## mac_unit
module mac_unit(input clk,en,clr,
                input [15:0]a,b,
                output [39:0]c);
wire [31:0]temp1;
mul_16x16 m1(clk,a,b,temp1);
accumulator a1(clk,en,clr,temp1,c);
endmodule
For scale: roughly 170 flip-flops, roughly 75 I/O pins.
export LEC_CHECK = 0
export ABC_AREA = 1
export CAP_MARGIN = 25
export CELL_PAD_IN_SITES_DETAIL_PLACEMENT = 0
export CELL_PAD_IN_SITES_GLOBAL_PLACEMENT = 0
export CORE_MARGIN = 2
export CORE_UTILIZATION = 72
export CTS_CLUSTER_DIAMETER = 97
export CTS_CLUSTER_SIZE = 34
export GPL_ROUTABILITY_DRIVEN = 0
export MAX_ROUTING_LAYER = met4
export PLACE_DENSITY = 0.63
export SETUP_SLACK_MARGIN = -0.46
export SLEW_MARGIN = 20
create_clock -name core_clock -period 12.3 [get_ports {clk}]
run.sh (not shown) runs the stock make flow with config.mk's settings and CLKGATE_MAP_FILE=.
The baseline finished but fails on setup timing.
Change:
--- a/flow/config.mk
+++ b/flow/config.mk
@@ -9 +9 @@
-export CAP_MARGIN = 25
+export CAP_MARGIN = 5
@@ -14 +14 @@
-export CTS_CLUSTER_DIAMETER = 97
+export CTS_CLUSTER_DIAMETER = 103
@@ -18,3 +18,3 @@
-export PLACE_DENSITY = 0.63
-export SETUP_SLACK_MARGIN = -0.46
-export SLEW_MARGIN = 20
+export PLACE_DENSITY_LB_ADDON = 0.01
+export SETUP_SLACK_MARGIN = 1.61
+export SLEW_MARGIN = 30
==> flow/constraint.sdc (replaced) <==
create_clock -name core_clock -period 11.3 [get_ports {clk}]
set_input_delay 2.2600 -clock core_clock [delete_from_list [all_inputs] [get_ports {clk}]]
set_output_delay 2.2600 -clock core_clock [all_outputs]
set_load 0.01 [all_outputs]
Outcome: The changed run produced a layout that fails on setup timing. Global-route usage grows by 4.6 points. Maximum frequency shrinks by 0.99%. Critical path depth is unchanged. Non-clock buffer count grows by 14. Wire length grows by 19%. Register-to-register slack is worse by 1.1 ns.

* * *

## job 4660
Starting RTL as in the previous note.
// mac_unit
module mac_unit(input clk,en,clr,
                input [15:0]a,b,
                output [39:0]c);
clock: 9.96 ns
lec_check: 0
cap_margin: 20
core_margin: 2
core_utilization: 57
setup_slack_margin: 2.65
slew_margin: 20
Ran to the end and failed final checks on negative setup slack: job 4660.
The following lists how job 4070 was set up differently from job 4660:
diff --git a/flow/config.mk b/flow/config.mk
--- a/flow/config.mk
+++ b/flow/config.mk
@@ -10,2 +10 @@
-export CORE_UTILIZATION = 57
-export SETUP_SLACK_MARGIN = 2.65
+export CORE_UTILIZATION = 13
==> flow/constraint.sdc <==
create_clock -name core_clock -period 19.7 [get_ports {clk}]
set_input_delay 3.9400 -clock core_clock [delete_from_list [all_inputs] [get_ports {clk}]]
set_output_delay 3.9400 -clock core_clock [all_outputs]
set_load 0.01 [all_outputs]
--- outcome ---
Job 4070 went all the way through the flow, and no timing, DRC or antenna check failed. From the logs: job 4660 reached the end of the flow and failed the layout checks with negative setup slack. Compared with job 4660, job 4070 shows a placeable core region that is 340% higher. Die area on job 4070 is behind job 4660. Looking at number of setup buffers added after CTS, job 4070 sits 19 lower than job 4660 does. Summary — first-pass GRT wire length, job 4070 relative to job 4660: higher, by 2.0 mm. Going from job 4660 to job 4070, number of clock buffers in the layout now larger; length of routed met3 wiring picked up an extra about 50%; total number of vias now smaller; final period demand of the worst path picked up an extra 1360 ps.
Input changes introduced in job 2568 (baseline for comparison: job 4070):
diff --git a/flow/config.mk b/flow/config.mk
--- a/flow/config.mk
+++ b/flow/config.mk
@@ -8,0 +9 @@
+export CELL_PAD_IN_SITES_GLOBAL_PLACEMENT = 1
@@ -10 +11,3 @@
-export CORE_UTILIZATION = 13
+export CORE_UTILIZATION = 40
+export HOLD_SLACK_MARGIN = 0.23
+export PLACE_DENSITY_LB_ADDON = 0.16
==> flow/constraint.sdc <==
create_clock -name core_clock -period 13.5 [get_ports {clk}]
set_input_delay 2.7000 -clock core_clock [delete_from_list [all_inputs] [get_ports {clk}]]
set_output_delay 2.7000 -clock core_clock [all_outputs]
set_load 0.01 [all_outputs]
Notes after the runs:
- Job 2568 | stages: all done | timing, DRC, antenna: all pass
- Compared with job 4070, job 2568 shows slack of the worst reg-to-reg path lower by 4940 ps.
- Compared with job 4070, total non-filler cell area in the finished layout in job 2568 decreased by a few percent.
- Sort job 4070 and job 2568 by met1 routed wirelength after detailed routing asc -> top: job 2568
- Final period demand of the worst path, job 4070 and job 2568, higher one = job 4070.
- Cmp job 4070 and job 2568 / HPWL reported at the end of detailed placement / higher: job 4070
- The lower tightest slew margin relative to the limit of job 4070 and job 2568 is in job 4070.
- Transition time at the pin with the least slew margin was higher in the run labelled job 4070.
- Wire: job 2568 routes less than job 4070
- For job 4070, the cell with the largest stage delay on the worst path was sky130_fd_sc_hd__dfxtp_1, unlike job 2568, where it was sky130_fd_sc_hd__fa_2.
- Setup WNS job 4070 -> job 2568: worse
- Diff job 4070..job 2568 | tally of unique sky130hd cells used after synthesis | unchanged
### job 2568 -> job 8195
diff --git a/flow/config.mk b/flow/config.mk
--- a/flow/config.mk
+++ b/flow/config.mk
@@ -8,2 +8,3 @@
-export CAP_MARGIN = 20
-export CELL_PAD_IN_SITES_GLOBAL_PLACEMENT = 1
+export ABC_AREA = 1
+export CAP_MARGIN = 35
+export CORE_ASPECT_RATIO = 1.49
@@ -11,3 +12,3 @@
-export CORE_UTILIZATION = 40
-export HOLD_SLACK_MARGIN = 0.23
-export PLACE_DENSITY_LB_ADDON = 0.16
+export CORE_UTILIZATION = 59
+export CTS_CLUSTER_DIAMETER = 310
+export CTS_CLUSTER_SIZE = 100
==> results <==
Job 2568 → job 8195: area of the core region went down 9700 um^2, worst setup slack went down 150 ps, cell count went up about 24%, post-synth design cell area went up 10%.
Job 8195 completed end to end with timing, DRC and antenna clean.
